build 48:
## FIR_low_pass_filter
module FIR_low_pass_filter(
	input clk,
	input rst,
	input [7:0]FIR_IN,
	output reg [16:0]FIR_OUT
);
Size: about 1300 cells after synthesis, roughly 200 flip-flops, roughly 15000 um2 of cells after synthesis.
export LEC_CHECK = 0
export CAP_MARGIN = 20
export CORE_ASPECT_RATIO = 0.5
export CORE_MARGIN = 2
export CORE_UTILIZATION = 59
export CTS_CLUSTER_DIAMETER = 221
export CTS_CLUSTER_SIZE = 96
export PLACE_DENSITY = 0.41
export SLEW_MARGIN = 20
create_clock -name core_clock -period 7.0 [get_ports {clk}]
run.sh (not shown) runs the stock make flow with config.mk's settings and CLKGATE_MAP_FILE=.
What build 73 does differently from build 48 at the input level:
Settings: changing CORE_ASPECT_RATIO from 0.5 to 1.81; changing CTS_CLUSTER_DIAMETER from 221 to 380; removing PLACE_DENSITY (formerly 0.41); changing CORE_UTILIZATION from 59 to 40.
- Build 73: PASS, flow complete, no timing, DRC or antenna violations
- The maximum clock frequency of build 73 is lower than that of build 48.
- Build 73 vs build 48 — area of placed instances climbed slightly
- The run showing the greater worst reg-to-reg setup slack is build 48.
Setup changes, build 73 to build 4
Settings: swapping 96 for 98 in CTS_CLUSTER_SIZE; putting SETUP_SLACK_MARGIN at -0.69 where nothing was set; swapping 20 for 0 in SLEW_MARGIN; swapping 380 for 323 in CTS_CLUSTER_DIAMETER; swapping 1.81 for 1.94 in CORE_ASPECT_RATIO; putting TNS_END_PERCENT at 40 where nothing was set; putting GPL_ROUTABILITY_DRIVEN at 0 where nothing was set; putting ABC_AREA at 0 where nothing was set; putting PLACE_DENSITY_LB_ADDON at 0.27 where nothing was set.
[summary]
Wire: build 4 routes more than build 73
Between build 73 and build 4, the difference in final area is negligible.
Die height delta for build 4 relative to build 73: 9.0 um higher
| die area | build 73 vs build 4 | ≈ equal |
Sort build 73 and build 4 by shortest clock period the worst path allows after layout desc -> top: build 73
Diff build 4..build 73 | sequential share of layout area | negligible
Register-to-register slack delta for build 4 relative to build 73: 60 ps higher
Worst-path maximum fanout sits lower in build 4 than in build 73.
Looking at via count across build 73 and build 4, the one that comes out higher is build 73.
Input changes introduced in build 12 (baseline for comparison: build 4):
Settings: TNS_END_PERCENT: 40 -> 35; PLACE_DENSITY: unset -> 0.41; CORE_ASPECT_RATIO: 1.94 -> 0.5; CAP_MARGIN: 20 -> 40; PLACE_DENSITY_LB_ADDON: 0.27 -> unset; CORE_UTILIZATION: 40 -> 64; CORE_MARGIN: 2 -> 8.
## What came out
The die of build 12 is smaller than the one used in build 4. Build 4 → build 12: number of optimization iterations in the first detailed-route pass lower; final worst-path setup slack lower. Routed wire in build 12 totals less than in build 4. Taking build 4 as the reference, in build 12 cell count after placement has decreased, utilization has increased.
For build 88, these inputs were changed with respect to build 12:
Settings: CORE_ASPECT_RATIO changed from 0.5 to 1.94; GPL_ROUTABILITY_DRIVEN removed (was 0); CORE_MARGIN changed from 8 to 2; CAP_MARGIN changed from 40 to 20; SETUP_SLACK_MARGIN removed (was -0.69).
[summary]
Build 12 → build 88: maximum clock frequency ~0 delta; final instance count without filler cells -32.
Modified inputs, build 6 compared to build 88
Settings: ABC_AREA: 0 -> unset; SLEW_MARGIN: 0 -> 20; CORE_UTILIZATION: 64 -> 40; PLACE_DENSITY: 0.41 -> 0.87; CORE_ASPECT_RATIO: 1.94 -> unset; TNS_END_PERCENT: 35 -> unset; CTS_CLUSTER_DIAMETER: 323 -> 393.
Notes after the runs:
Delta (build 6 minus build 88): count of clock-net buffers in the final layout dropped about 5%, placed cell count climbed 188.

run A:
Starting RTL as in the previous note.
Settings: LEC_CHECK=0, ABC_AREA=1, CAP_MARGIN=20, CORE_MARGIN=2, CORE_UTILIZATION=71, CTS_CLUSTER_DIAMETER=372, HOLD_SLACK_MARGIN=0.3, PLACE_DENSITY_LB_ADDON=0.09, SETUP_SLACK_MARGIN=0.96, SLEW_MARGIN=20; clock period 3.25 ns.
Run A: GRT-0232 in 5_1_grt -> run aborted
> inputs changed (run A -> run B)
- HOLD_SLACK_MARGIN: 0.3 -> unset
- CTS_CLUSTER_DIAMETER: 372 -> 206
- SETUP_SLACK_MARGIN: 0.96 -> -0.23
- CORE_UTILIZATION: 71 -> 72
Final checks on run B, whose flow otherwise completed, came back failing, citing negative setup slack. Diff run A -> run B: worst slack at placement down 0.021 ns, adder and majority cell fraction of the synthesized area flat, last weighted congestion value of the routability-driven placer up about 1.6%. Of run B and run A, the run reporting the higher number of post-CTS setup repair buffers was run A. As far as sink count of the clock tree goes, run B and run A are indistinguishable; the numbers are identical. Horizontal extent of the die (higher): run A. Against run A, run B comes in 1.4% lower on die size.
--- input diff run B..run C ---
- removing PLACE_DENSITY_LB_ADDON (formerly 0.09)
- removing SETUP_SLACK_MARGIN (formerly -0.23)
- removing CTS_CLUSTER_DIAMETER (formerly 206)
- changing the clock period (ns, I/O delays scaled along) from 3.25 to 5.39
Results
Run C was carried through to the last stage, and its layout satisfied the timing, DRC and antenna checks. From run B to run C the numbers moved as follows: wire length fell about 14%, post-layout net count moved down, area figure in the yosys stat output roughly the same, final non-filler cell total lost about 2.4%. The lower met1 layer usage reported by global route came out of run C. Of run C and run B, the lower count of clock-buffer cells in the layout belongs to run B. Summary — clock period minus final worst setup slack, run C relative to run B: higher, by 0.22 ns. Looking at run C and run B, the area of all sequential standard cells is a wash. The lower critical path depth of run C and run B is in run B. Run B reports its worst-path cell with the longest stage delay as sky130_fd_sc_hd__fa_2 while run C reports sky130_fd_sc_hd__fa_1.

job 7025:
FIR_low_pass_filter again, from the RTL that the note above started with.
Settings: LEC_CHECK=0, CAP_MARGIN=20, CORE_MARGIN=2, CORE_UTILIZATION=72, CTS_CLUSTER_SIZE=49, HOLD_SLACK_MARGIN=0.29, PLACE_DENSITY_LB_ADDON=0.0, SETUP_SLACK_MARGIN=1.07, SLEW_MARGIN=20, TNS_END_PERCENT=5; clock period 3.77 ns.
Job 7025: complete, dirty (negative setup slack)
Inputs modified between job 7025 and job 6030:
Settings: removing TNS_END_PERCENT (formerly 5); removing PLACE_DENSITY_LB_ADDON (formerly 0.0); removing HOLD_SLACK_MARGIN (formerly 0.29); removing CTS_CLUSTER_SIZE (formerly 49); removing SETUP_SLACK_MARGIN (formerly 1.07); changing the clock period (ns, I/O delays scaled along) from 3.77 to 3.05.
--- outcome ---
Although it ran to completion, job 6030 produced a layout that fails the final checks because of negative setup slack.
Status job 7025: flow complete, layout not clean - negative setup slack
Job 6030 vs job 7025: via count of the first global-routing pass up
There was hardly any difference in flip-flop and latch area between job 7025 and job 6030.
The setup slack of the most critical reg-to-reg path in job 6030 was lower than what job 7025 gave.
## Diff of input files: job 6574 against job 6030
Settings: CORE_UTILIZATION: 72 -> 40; the clock period (ns, I/O delays scaled along): 3.05 -> 7.0.
The flow did not stop early for job 6574: all stages ran, and the layout cleared the timing, DRC and antenna checks. Going from job 6030 to job 6574, total negative slack climbed 32750 ps. For job 6030, the origin of the worst setup path was multi_data2[10]$_DFF_PN0_, unlike job 6574, where it was multi_data1[2]$_DFF_PN0_. In job 6574 the post-placement cell count turned out 37 higher than in job 6030.

Setup of lagoon:
Starting RTL as in the previous note.
export LEC_CHECK = 0
export ABC_AREA = 1
export CAP_MARGIN = 40
export CELL_PAD_IN_SITES_DETAIL_PLACEMENT = 2
export CELL_PAD_IN_SITES_GLOBAL_PLACEMENT = 3
export CORE_MARGIN = 2
export CORE_UTILIZATION = 40
export CTS_CLUSTER_DIAMETER = 24
export CTS_CLUSTER_SIZE = 62
export GPL_ROUTABILITY_DRIVEN = 0
export GPL_TIMING_DRIVEN = 0
export HOLD_SLACK_MARGIN = -0.06
export MIN_ROUTING_LAYER = met1
export PLACE_DENSITY = 0.53
export SETUP_SLACK_MARGIN = 0.82
export SLEW_MARGIN = 20
create_clock -name core_clock -period 3.36 [get_ports {clk}]
What the final checks of lagoon revealed, after a flow that finished every stage, was a layout that fails on negative hold slack, negative setup slack.
For nickel, these inputs were changed with respect to lagoon:
- clearing PLACE_DENSITY, which used to be 0.53
- clearing CELL_PAD_IN_SITES_GLOBAL_PLACEMENT, which used to be 3
- clearing GPL_ROUTABILITY_DRIVEN, which used to be 0
- clearing ABC_AREA, which used to be 1
- swapping 40 for 20 in CAP_MARGIN
- clearing GPL_TIMING_DRIVEN, which used to be 0
- swapping 40 for 51 in CORE_UTILIZATION
- clearing MIN_ROUTING_LAYER, which used to be met1
- clearing CTS_CLUSTER_SIZE, which used to be 62
- clearing SETUP_SLACK_MARGIN, which used to be 0.82
- clearing HOLD_SLACK_MARGIN, which used to be -0.06
- clearing CELL_PAD_IN_SITES_DETAIL_PLACEMENT, which used to be 2
- clearing CTS_CLUSTER_DIAMETER, which used to be 24
- swapping 3.36 for 4.56 in the clock period (ns, I/O delays scaled along)
### Flow results
Of lagoon and nickel, only nickel finishes the flow clean.
For nickel, the class of the tightest hold or removal check was flip-flop to flip-flop, unlike lagoon, where it was input port to asynchronous set/reset pin.
NOTE post-route cell area lagoon->nickel decreased by more than 10%
Net count reported at finish delta for nickel relative to lagoon: about 20% lower
As of nickel, post-DP HPWL had fallen by more than a quarter compared to lagoon.
NOTE summed instance area of the synthesized netlist lagoon->nickel decreased by a few percent
Higher number of detailed-route iterations in the first pass among lagoon and nickel: nickel
Note that the global-route wire length before repair recorded for lagoon amounts to 1.7 times the value seen in nickel.
In terms of maximum clock skew at final layout, nickel and lagoon differ only marginally.
Cell resize tally after clock tree synthesis ends up lower on nickel.
Final cell count shrinks by more than a quarter when moving from lagoon to nickel.
In nickel relative to lagoon, via density per instance had gone down by a few percent.
Input-level comparison between ember and nickel:
- CORE_ASPECT_RATIO: unset -> 0.5
- CORE_UTILIZATION: 51 -> 59
- PLACE_DENSITY: unset -> 0.79
- the clock period (ns, I/O delays scaled along): 4.56 -> 7.0
Notes after the runs:
- Status: number of clock sinks parity (ember, nickel)
- When ember is set beside nickel, its first-iteration DRC count turns out to be about 44% larger.
- Final non-filler cell area shrinks slightly when moving from nickel to ember.

job 6300:
The RTL this note starts from:
==> flow/design.v <==
module FIR_low_pass_filter(
	input clk,
	input rst,
	input [7:0]FIR_IN,
	output reg [16:0]FIR_OUT
);
reg[7:0] delay_pipeline1;
reg[7:0] delay_pipeline2;
reg[7:0] delay_pipeline3;
reg[7:0] delay_pipeline4;
reg[7:0] delay_pipeline5;
reg[7:0] delay_pipeline6;
reg[7:0] delay_pipeline7;
reg[7:0] delay_pipeline8;
reg[7:0] delay_pipeline9;
wire[7:0] coeff1 = 8'd7;	 
wire[7:0] coeff2 = 8'd5;
wire[7:0] coeff3 = 8'd51;
wire[7:0] coeff4 = 8'd135;
wire[7:0] coeff5 = 8'd179;
wire[7:0] coeff6 = 8'd135;
wire[7:0] coeff7 = 8'd51;
wire[7:0] coeff8 = 8'd5;
wire[7:0] coeff9 = 8'd7;
reg signed [16:0] multi_data1 ; 
reg signed [16:0] multi_data2 ;
reg signed [16:0] multi_data3 ;
reg signed [16:0] multi_data4 ;
reg signed [16:0] multi_data5 ;
reg signed [16:0] multi_data6 ;
reg signed [16:0] multi_data7 ;
reg signed [16:0] multi_data8 ;
reg signed [16:0] multi_data9 ;
always@(posedge clk or negedge rst)
if(!rst)
begin
	delay_pipeline1 <= 8'b0 ;
	delay_pipeline2 <= 8'b0 ;
	delay_pipeline3 <= 8'b0 ;
	delay_pipeline4 <= 8'b0 ;
	delay_pipeline5 <= 8'b0 ;
	delay_pipeline6 <= 8'b0 ;
	delay_pipeline7 <= 8'b0 ;
	delay_pipeline8 <= 8'b0 ;
	delay_pipeline9 <= 8'b0 ;
end
else
begin
	delay_pipeline1 <= FIR_IN;
	delay_pipeline2 <= delay_pipeline1 ;
	delay_pipeline3 <= delay_pipeline2 ;
	delay_pipeline4 <= delay_pipeline3 ;
	delay_pipeline5 <= delay_pipeline4 ;
	delay_pipeline6 <= delay_pipeline5 ;
	delay_pipeline7 <= delay_pipeline6 ;
	delay_pipeline8 <= delay_pipeline7 ;
	delay_pipeline9 <= delay_pipeline8 ;
end
always@(posedge clk or negedge rst)  
	if(!rst)
		multi_data1 <= 17'b0 ;
	else
		multi_data1 <= delay_pipeline1*coeff1 ;
always@(posedge clk or negedge rst)  
	if(!rst)
		multi_data2 <= 17'b0 ;
	else
		multi_data2 <= delay_pipeline2*coeff2 ;
always@(posedge clk or negedge rst)  
	if(!rst)
		multi_data3 <= 17'b0 ;
	else
		multi_data3 <= delay_pipeline3*coeff3 ;
always@(posedge clk or negedge rst)  
	if(!rst)
		multi_data4 <= 17'b0 ;
	else
		multi_data4 <= delay_pipeline4*coeff4 ;
always@(posedge clk or negedge rst)  
	if(!rst)
		multi_data5 <= 17'b0 ;
	else
		multi_data5 <= delay_pipeline5*coeff5 ;
always@(posedge clk or negedge rst)  
	if(!rst)
		multi_data6 <= 17'b0 ;
	else
		multi_data6 <= delay_pipeline6*coeff6 ;
always@(posedge clk or negedge rst)  
	if(!rst)
		multi_data7 <= 17'b0 ;
	else
		multi_data7 <= delay_pipeline7*coeff7 ;
always@(posedge clk or negedge rst)  
	if(!rst)
		multi_data8 <= 17'b0 ;
	else
		multi_data8 <= delay_pipeline8*coeff8 ;
always@(posedge clk or negedge rst)  
	if(!rst)
		multi_data9 <= 17'b0 ;
	else
		multi_data9 <= delay_pipeline9*coeff9 ;
always@(posedge clk or negedge rst)
	if(!rst)
		FIR_OUT <= 16'b0 ;
	else
		FIR_OUT <= multi_data1 + multi_data2 + multi_data3 + multi_data4 +multi_data5 + multi_data6 + multi_data7 + multi_data8 + multi_data9 ;
endmodule
export LEC_CHECK = 0
export ABC_AREA = 1
export CAP_MARGIN = 20
export CORE_MARGIN = 2
export CORE_UTILIZATION = 71
export CTS_CLUSTER_SIZE = 15
export HOLD_SLACK_MARGIN = 0.3
export PLACE_DENSITY_LB_ADDON = 0.09
export SETUP_SLACK_MARGIN = 1.09
export SLEW_MARGIN = 20
create_clock -name core_clock -period 3.92 [get_ports {clk}]
--- input diff job 6300..job 1700 ---
- ABC_AREA removed (was 1)
- SETUP_SLACK_MARGIN removed (was 1.09)
- CTS_CLUSTER_DIAMETER newly set to 372
- HOLD_SLACK_MARGIN removed (was 0.3)
- PLACE_DENSITY_LB_ADDON removed (was 0.09)
- CTS_CLUSTER_SIZE removed (was 15)
- the clock period (ns, I/O delays scaled along) changed from 3.92 to 11.1
==> results <==
- The higher complex-gate fraction of the synthesized area came out of job 1700.
- Summary of job 1700 over job 6300: number of non-clock inverters shows a reduction of 108; worst setup slack grew by 6490 ps; fmax went down by 0.040 GHz; clock skew after layout held.
- | count of buffer and inverter cells on the critical path | job 6300 vs job 1700 | ≈ equal |
- Status: share of synthesized area spent on multiplexers parity (job 6300, job 1700)
- Routed wire in job 1700 totals less than in job 6300.
The following lists how job 3132 was set up differently from job 1700:
- changing CORE_UTILIZATION from 71 to 40
- removing CTS_CLUSTER_DIAMETER (formerly 372)
- changing the clock period (ns, I/O delays scaled along) from 11.1 to 4.56
[summary]
Job 3132: critical path data arrival time 170 ps below job 1700
Hold slack: job 1700 vs job 3132 — no meaningful difference
Global-route wire length before repair of job 3132 falls short of that of job 1700 slightly.
Relative to job 1700, global-route usage has decreased by 13 points in job 3132.
diff inputs: job 3132 => job 4950
- CORE_UTILIZATION changed from 40 to 68
- SETUP_SLACK_MARGIN newly set to 1.4
- the clock period (ns, I/O delays scaled along) changed from 4.56 to 5.17
Results
- The actual slew at the worst max-slew pin in job 4950 was higher than what job 3132 gave.
- Taking job 3132 as the reference, in job 4950 sequential share of layout area decreased by 0.29 points relative to the old numbers, met3 track demand over resource increased by 3.6 points relative to the old numbers.
[inputs] job 6992 vs job 4950
- putting CTS_CLUSTER_SIZE at 98 where nothing was set
- swapping 68 for 72 in CORE_UTILIZATION
- clearing SETUP_SLACK_MARGIN, which used to be 1.4
- putting CTS_CLUSTER_DIAMETER at 391 where nothing was set
- swapping 5.17 for 7.0 in the clock period (ns, I/O delays scaled along)
## What came out
- Job 6992 finished every step from synthesis to the final layout, and the layout passed the timing, DRC and antenna checks.
- On job 6992: fmax is about 6% lower than what job 4950 gave.
- Route | job 6992 vs job 4950 | wire shorter in job 6992
- Global-route usage: job 6992 > job 4950
- NOTE global-route wire length before repair job 4950->job 6992 increased slightly
- | area overhead of the layout relative to synthesis | job 6992 vs job 4950 | 2.9 points lower |
Inputs modified between job 6992 and job 4078:
- changing CORE_UTILIZATION from 72 to 55
- setting PLACE_DENSITY to 0.42 for the first time
- changing CTS_CLUSTER_DIAMETER from 391 to 331
- changing CTS_CLUSTER_SIZE from 98 to 95
- setting TNS_END_PERCENT to 15 for the first time
[summary]
- Compared with job 6992, job 4078 shows a period utilization that is 0.98 points lower.
- Final cell count, job 6992 and job 4078, higher one = job 4078.
- From job 6992 to job 4078 the numbers moved as follows: top achievable clock speed +1.5%.
- Job 4078 against job 6992: horizontal die dimension went up about 14%; final-layout fill cell count moved up; clock latency at the later pin of the worst-skew pair about even.
- Reported for job 6992 and job 4078, number of maximum-capacitance constraint violations turned out identical to the last digit.
- Job 4078 reached the end of the flow, and the finished layout is clean on the timing, DRC and antenna checks.
